Design cpu, start of the top module:
module cpu(input clk, reset, input [15:0] i_mem_rddata, output logic o_mem_rd, o_mem_wr, output logic [15:0] o_mem_addr, o_mem_wrdata);
Size: about 2600 cells after synthesis, ~52 I/O pins.
clock: 5.53 ns
lec_check: 0
abc_area: 1
cap_margin: 0
cell_pad_in_sites_detail_placement: 0
core_margin: 2
core_utilization: 71
cts_cluster_diameter: 236
cts_cluster_size: 19
hold_slack_margin: -0.08
place_density_lb_addon: 0.3
setup_slack_margin: -0.29
slew_margin: 20
tns_end_percent: 90
run.sh (not shown) runs the stock make flow with config.mk's settings and CLKGATE_MAP_FILE=.
The starting point did not get past 5_1_grt, error GRT-0232.
Change:
ABC_AREA = unset   (was 1)
CAP_MARGIN = 20   (was 0)
CELL_PAD_IN_SITES_DETAIL_PLACEMENT = unset   (was 0)
CORE_UTILIZATION = 40   (was 71)
CTS_CLUSTER_DIAMETER = unset   (was 236)
CTS_CLUSTER_SIZE = unset   (was 19)
HOLD_SLACK_MARGIN = unset   (was -0.08)
PLACE_DENSITY_LB_ADDON = unset   (was 0.3)
SETUP_SLACK_MARGIN = unset   (was -0.29)
TNS_END_PERCENT = unset   (was 90)
clock period = 7.5 ns   (was 5.53 ns; I/O delays follow)
After rerunning: With this change the flow passed the timing, design-rule and antenna checks; die area is higher by 75%; synthesized area is lower by 0.45%; synthesized cell count is lower by 16%.

---

Setup of P:
cpu again, from the RTL that the note above started with.
clock: 7.35 ns
lec_check: 0
cap_margin: 20
core_margin: 2
core_utilization: 40
slew_margin: 20
P completed; timing, DRC and antenna clean
Setup changes, P to Q
- changing CORE_UTILIZATION from 40 to 20
- changing the clock period (ns, I/O delays scaled along) from 7.35 to 8.57
- Vias: Q below P
- Q vs. P: worst relative slew slack went up by 4.0 points.
- Q vs P: final instance area up in Q
- In the reports for P and Q, the larger via count of the first global-routing pass belongs to P.
- Going from P to Q, width of the die increased by about 40% relative to the old numbers; combinational gate area decreased by about 0.6% relative to the old numbers; routed length on met2 decreased by about 3.7% relative to the old numbers.
- Between P and Q, the flow reports final cell count increasing by more than 10%.
- Total instance count after detailed placement: Q vs P up 22%
- Compared Q vs P, and sequential portion of the cell area is down in Q.
- The total routed wirelength reported for Q is smaller than that of P by about 2.7%.
> inputs changed (Q -> R)
- putting SETUP_SLACK_MARGIN at 0.74 where nothing was set
- swapping 20 for 72 in CORE_UTILIZATION
- putting PLACE_DENSITY at 0.42 where nothing was set
- putting ABC_AREA at 0 where nothing was set
- putting CTS_CLUSTER_SIZE at 99 where nothing was set
- putting CTS_CLUSTER_DIAMETER at 310 where nothing was set
- putting TNS_END_PERCENT at 10 where nothing was set
- swapping 8.57 for 3.11 in the clock period (ns, I/O delays scaled along)
[summary]
From Q to R the numbers moved as follows: number of flip-flops and latches in the synthesized netlist ~0 delta; fraction of the core area occupied by cells at floorplan +54 points; post-synthesis mux area share ~0 delta. R | ERROR | detailed placement. Area inside the core boundary for R: 68,000 um2 down relative to Q. R vs Q on placer congestion estimate: R is the higher one. Post-synthesis cell area came out exactly the same in R and Q. Changes observed in R relative to Q: y dimension of the die dropped 140 um, die area decreased 72%.
Relative to R, the following input files were edited for S:
- clearing TNS_END_PERCENT, which used to be 10
- swapping 0.42 for 0.63 in PLACE_DENSITY
- swapping 0.74 for 0.49 in SETUP_SLACK_MARGIN
- clearing CTS_CLUSTER_SIZE, which used to be 99
- clearing ABC_AREA, which used to be 0
- clearing CTS_CLUSTER_DIAMETER, which used to be 310
- swapping 72 for 18 in CORE_UTILIZATION
- swapping 3.11 for 7.5 in the clock period (ns, I/O delays scaled along)
Results
- R did not finish; the tool stopped in detailed placement with error DPL-0033.
- Having completed the whole flow, S delivered a layout that passed the timing, design-rule and antenna checks.
- R -> S: total cell area reported by yosys after synthesis delta 0, exact match
- Diff S..R | total of buffers placed on input and output ports | unchanged
- Post-synthesis instance total across R and S: no real change.
- NOTE count of standard-cell rows R->S increased by more than 100%
- Going from R to S, the vertical die dimension was found to have gone up by 98%.
- Diff R -> S: width of the chip +about 100%; chip area +about 300%.
- As far as xor/xnor share of the synthesized area goes, R and S are indistinguishable; the numbers are identical.
- Synthesized area per cell: R vs S identical
- Going from R to S, the pre-placement core utilization was found to have gone down by 56 points.
What T does differently from S at the input level:
- a change of SETUP_SLACK_MARGIN from 0.49 to -0.51
- a change of CORE_UTILIZATION from 18 to 64
- an added ABC_AREA of 1
- an added CTS_CLUSTER_DIAMETER of 251
- a deleted PLACE_DENSITY that had been 0.63
- a change of the clock period (ns, I/O delays scaled along) from 7.5 to 5.63
==> comparison <==
- Although T finished all stages, its layout failed final checks on setup timing.
- T vs S — power per cell area rose 28%.
- Between S and T, the flow reports detailed route wirelength on metal2 increasing by a little under 10%.
- Going from S to T, the via count of the first global-routing pass was found to have gone up by 3,762.
- Leakage power figure (lower): S
- Looking at worst setup slack, T sits 1.69 ns below S.
- Synthesis-to-layout area growth in T is 8.7 points above S.
- NOTE non-filler instance count after layout S->T decreased by a few percent
Power is estimated from default activity; no workload was simulated.
